Design top, start of the top module:
module top(input clk, rst, ball_speed, serve_type, angle, bat_size, restart, start, en_color, auto, hard_mode, input[3:0] mode, max_score, input[8:0] adc, output sel, size, output sound, output [9:0] RED, GRN, BLU, output HSYNC, VSYNC, px_clk, blank);
==> flow/config.mk <==
export PLATFORM = sky130hd
export DESIGN_NAME = top
export DESIGN_NICKNAME = top
export VERILOG_FILES = /design/flow/design.v
export SDC_FILE = /design/flow/constraint.sdc
export NUM_CORES = 4
export LEC_CHECK = 0
export ABC_AREA = 1
export CAP_MARGIN = 20
export CELL_PAD_IN_SITES_DETAIL_PLACEMENT = 2
export CELL_PAD_IN_SITES_GLOBAL_PLACEMENT = 2
export CORE_MARGIN = 2
export CORE_UTILIZATION = 22
export CTS_CLUSTER_SIZE = 70
export GPL_TIMING_DRIVEN = 0
export MAX_ROUTING_LAYER = met5
export SLEW_MARGIN = 30
==> flow/constraint.sdc <==
create_clock -name core_clock -period 13.3 [get_ports {clk}]
set_input_delay 2.6600 -clock core_clock [delete_from_list [all_inputs] [get_ports {clk}]]
set_output_delay 2.6600 -clock core_clock [all_outputs]
set_load 0.01 [all_outputs]
run.sh (not shown) runs the stock make flow with config.mk's settings and CLKGATE_MAP_FILE=.
The first run completed without violations.
Then changed:
==> flow/config.mk (replaced) <==
export PLATFORM = sky130hd
export DESIGN_NAME = top
export DESIGN_NICKNAME = top
export VERILOG_FILES = /design/flow/design.v
export SDC_FILE = /design/flow/constraint.sdc
export NUM_CORES = 4
export LEC_CHECK = 0
export ABC_AREA = 1
export CAP_MARGIN = 35
export CELL_PAD_IN_SITES_DETAIL_PLACEMENT = 2
export CELL_PAD_IN_SITES_GLOBAL_PLACEMENT = 2
export CORE_MARGIN = 2
export CORE_UTILIZATION = 37
export GPL_TIMING_DRIVEN = 0
export PLACE_DENSITY_LB_ADDON = 0.02
export SETUP_SLACK_MARGIN = 1.06
export SLEW_MARGIN = 10
export TNS_END_PERCENT = 15
==> flow/constraint.sdc (replaced) <==
create_clock -name core_clock -period 5.56 [get_ports {clk}]
set_input_delay 1.1120 -clock core_clock [delete_from_list [all_inputs] [get_ports {clk}]]
set_output_delay 1.1120 -clock core_clock [all_outputs]
set_load 0.01 [all_outputs]
What happened:
- The new run ran to the end with violations: setup timing
- worst setup slack got worse by 5.0 ns
- critical path depth came out lower by 12
- final area came out higher by a few percent
Then changed:
==> flow/config.mk (replaced) <==
export PLATFORM = sky130hd
export DESIGN_NAME = top
export DESIGN_NICKNAME = top
export VERILOG_FILES = /design/flow/design.v
export SDC_FILE = /design/flow/constraint.sdc
export NUM_CORES = 4
export LEC_CHECK = 0
export ABC_AREA = 1
export CAP_MARGIN = 25
export CORE_MARGIN = 10
export CORE_UTILIZATION = 37
export CTS_CLUSTER_DIAMETER = 211
export CTS_CLUSTER_SIZE = 71
export PLACE_DENSITY = 0.95
export SETUP_SLACK_MARGIN = -0.2
export SLEW_MARGIN = 0
export TNS_END_PERCENT = 35
What happened:
- This time the run never finished: it broke off in 5_1_grt
- area after synthesis stays the same
- synthesized cell count is unchanged
- die area went up by 9.1%
Then changed:
==> flow/config.mk (replaced) <==
export PLATFORM = sky130hd
export DESIGN_NAME = top
export DESIGN_NICKNAME = top
export VERILOG_FILES = /design/flow/design.v
export SDC_FILE = /design/flow/constraint.sdc
export NUM_CORES = 4
export LEC_CHECK = 0
export ABC_AREA = 1
export CAP_MARGIN = 35
export CELL_PAD_IN_SITES_DETAIL_PLACEMENT = 0
export CELL_PAD_IN_SITES_GLOBAL_PLACEMENT = 2
export CORE_ASPECT_RATIO = 1.39
export CORE_MARGIN = 2
export CORE_UTILIZATION = 37
export GPL_ROUTABILITY_DRIVEN = 0
export GPL_TIMING_DRIVEN = 0
export PLACE_DENSITY_LB_ADDON = 0.02
export SETUP_SLACK_MARGIN = 1.06
export SLEW_MARGIN = 10
export TNS_END_PERCENT = 15
The changed run finished with setup timing left.
Area after synthesis is unchanged.
Die area is lower by 8.3%.
Synthesized cell count stays the same.

---

Starting RTL as in the previous note.
## top
module top(input clk, rst, ball_speed, serve_type, angle, bat_size, restart, start, en_color, auto, hard_mode, input[3:0] mode, max_score, input[8:0] adc, output sel, size, output sound, output [9:0] RED, GRN, BLU, output HSYNC, VSYNC, px_clk, blank);
make LEC_CHECK=0 ABC_AREA=1 CAP_MARGIN=35 CELL_PAD_IN_SITES_DETAIL_PLACEMENT=0 CELL_PAD_IN_SITES_GLOBAL_PLACEMENT=2 CORE_ASPECT_RATIO=1.39 CORE_MARGIN=7 CORE_UTILIZATION=37 GPL_ROUTABILITY_DRIVEN=1 GPL_TIMING_DRIVEN=0 PLACE_DENSITY=0.77 SLEW_MARGIN=20 TNS_END_PERCENT=50 finish   # period 5.56 ns
The baseline finished with setup timing left.
Edit:
CAP_MARGIN = 20   (was 35)
CELL_PAD_IN_SITES_DETAIL_PLACEMENT = default   (was 0)
CELL_PAD_IN_SITES_GLOBAL_PLACEMENT = default   (was 2)
CORE_ASPECT_RATIO = default   (was 1.39)
CORE_MARGIN = 2   (was 7)
CORE_UTILIZATION = 13   (was 37)
GPL_ROUTABILITY_DRIVEN = default   (was 1)
GPL_TIMING_DRIVEN = default   (was 0)
PLACE_DENSITY = 0.6   (was 0.77)
TNS_END_PERCENT = default   (was 50)
clock period = 14.0 ns   (was 5.56 ns; I/O delays follow)
Outcome:
- With this change the flow passed the timing, DRC and antenna checks
- wire length fell by 11%
- fmax fell by about 17%
- final area rose by about 1%
- worst setup slack is better by 7.0 ns
- count of clock-buffer cells in the layout rose by 7
- worst hold slack is better by 0.025 ns
- sequential power fell by about 60%
- final cell count rose by about 30%
- global-route usage fell by 18 points
- die area rose to 2.7 times its value
- sequential cell count stays the same

---

build 59:
Starting RTL as in the previous note.
Settings: LEC_CHECK=0, ABC_AREA=1, CAP_MARGIN=25, CORE_MARGIN=2, CORE_UTILIZATION=72, CTS_CLUSTER_DIAMETER=371, CTS_CLUSTER_SIZE=47, PLACE_DENSITY_LB_ADDON=0.06, SETUP_SLACK_MARGIN=0.74, SLEW_MARGIN=0, TNS_END_PERCENT=5; clock period 2.5 ns.
Build 59: aborted in detailed placement (3_5_place_dp) (tool error)
## Diff of input files: build 90 against build 59
- clearing TNS_END_PERCENT, which used to be 5
- swapping 0 for 20 in SLEW_MARGIN
- clearing PLACE_DENSITY_LB_ADDON, which used to be 0.06
- clearing CTS_CLUSTER_DIAMETER, which used to be 371
- swapping 0.74 for -0.36 in SETUP_SLACK_MARGIN
- clearing ABC_AREA, which used to be 1
- swapping 25 for 20 in CAP_MARGIN
- clearing CTS_CLUSTER_SIZE, which used to be 47
- swapping 2.5 for 4.8 in the clock period (ns, I/O delays scaled along)
### Flow results
- What ended build 90 was a tool error in global routing (5_1_grt); the run never finished.
- Build 90 -> build 59: proportion of synthesized flip-flops having asynchronous set or reset delta 0, exact match
- Per the comparison of build 90 with build 59, number of distinct library cell variants in the gate-level netlist after synthesis up about 40%; post-synthesis cell count down 532.
- Summed instance area of the synthesized netlist ended up 8.7% higher on build 90 than on build 59.
- Yosys stat chip area: build 90 > build 59
- Per the comparison of build 90 with build 59, die size up 8.6%; floorplan die height up about 4%; x dimension of the die up 11 µm.
- The yosys stat cell total in build 90 was lower than what build 59 gave.
Inputs modified between build 90 and build 34:
- SETUP_SLACK_MARGIN no longer set, was -0.36
- CORE_UTILIZATION now 68, was 72
- CTS_CLUSTER_SIZE now 34, previously not set
- the clock period (ns, I/O delays scaled along) now 5.18, was 4.8
## What came out
Each of build 90 and build 34 falls short of a clean finish.
As the logs show, build 90 stopped at global routing (5_1_grt) after a tool error, so it never reached the end of the flow.
Complete run, failing final checks: build 34, reason negative setup slack.
Die size went up by a few percent going from build 90 to build 34.
| number of setup buffers added after CTS | higher: build 90 |
Taking build 34 as 1.0, build 90 lands at 1.06 on cell area reported after detailed placement.
Post-synthesis share of cell area spent on full adders, half adders and majority gates: build 34 vs build 90 identical
Starting utilization of the core area: build 34 vs build 90 down 4.2 points

---

Setup of main:
Starting RTL as in the previous note.
export LEC_CHECK = 0
export CAP_MARGIN = 20
export CORE_MARGIN = 2
export CORE_UTILIZATION = 57
export CTS_CLUSTER_SIZE = 62
export SETUP_SLACK_MARGIN = 1.85
export SLEW_MARGIN = 20
create_clock -name core_clock -period 6.91 [get_ports {clk}]
For the feature branch, these inputs were changed with respect to main:
Settings: CORE_UTILIZATION changed from 57 to 40; PLACE_DENSITY newly set to 0.6; CTS_CLUSTER_SIZE removed (was 62); SETUP_SLACK_MARGIN removed (was 1.85); ABC_AREA newly set to 1; the clock period (ns, I/O delays scaled along) changed from 6.91 to 7.34.
[summary]
The feature branch: PASS, flow complete, no timing, DRC or antenna violations. Every stage of the flow completed for main, and the final layout passed the timing, DRC and antenna checks. Higher final critical-path setup slack goes to main over the feature branch. Sum of met3 wire segment lengths after detailed routing ended up about 46% lower on the feature branch than on main. Netlist area before placement ended up about 8% lower on the feature branch than on main. Area taken by flip-flops and latches down 35 um2 in the feature branch wrt main. Synthesized cell count went up by a little under 10% going from main to the feature branch. Between the feature branch and main, final area is lower for the feature branch, main comes in above that. Lower count of nets after finishing was reported by main, not the feature branch. [compare] base=main new=the feature branch: number of buffers inserted by post-CTS setup repair went down by 129, number of gates resized after CTS went down by 493. | final routed wirelength across all metal layers | the feature branch vs main | 38000 um lower |.

---

the previous run:
top again, from the RTL that the note above started with.
clock: 2.5 ns
lec_check: 0
abc_area: 1
cap_margin: 25
core_margin: 2
core_utilization: 72
cts_cluster_diameter: 371
cts_cluster_size: 57
place_density_lb_addon: 0.06
setup_slack_margin: 0.74
slew_margin: 10
tns_end_percent: 5
Run status, the previous run: aborted in detailed placement, error DPL-0033
Relative to the previous run, the following input files were edited for the current run:
# the previous run
export LEC_CHECK = 0
export ABC_AREA = 1
export CAP_MARGIN = 25
export CORE_MARGIN = 2
export CORE_UTILIZATION = 72
export CTS_CLUSTER_DIAMETER = 371
export CTS_CLUSTER_SIZE = 57
export PLACE_DENSITY_LB_ADDON = 0.06
export SETUP_SLACK_MARGIN = 0.74
export SLEW_MARGIN = 10
export TNS_END_PERCENT = 5
create_clock -name core_clock -period 2.5 [get_ports {clk}]
# the current run
export LEC_CHECK = 0
export ABC_AREA = 1
export CAP_MARGIN = 20
export CORE_MARGIN = 2
export CORE_UTILIZATION = 72
export PLACE_DENSITY = 0.6
export SLEW_MARGIN = 20
create_clock -name core_clock -period 14.0 [get_ports {clk}]
Findings:
Of the previous run and the current run, just one finished clean: the current run.
As the logs show, the previous run stopped at detailed placement after a tool error, so it never reached the end of the flow.
On post-synthesis xor/xnor area fraction, the previous run and the current run are neck and neck.
Synthesized area came out exactly the same in the previous run and the current run.
Going from the previous run to the current run, summed standard-cell area reported by yosys held; global placement routability congestion went down 0.14; total die size held; count of library flops with an enable pin held.
Post-synthesis mux area share: the previous run vs the current run identical
Power and IR drop assume default switching activity.
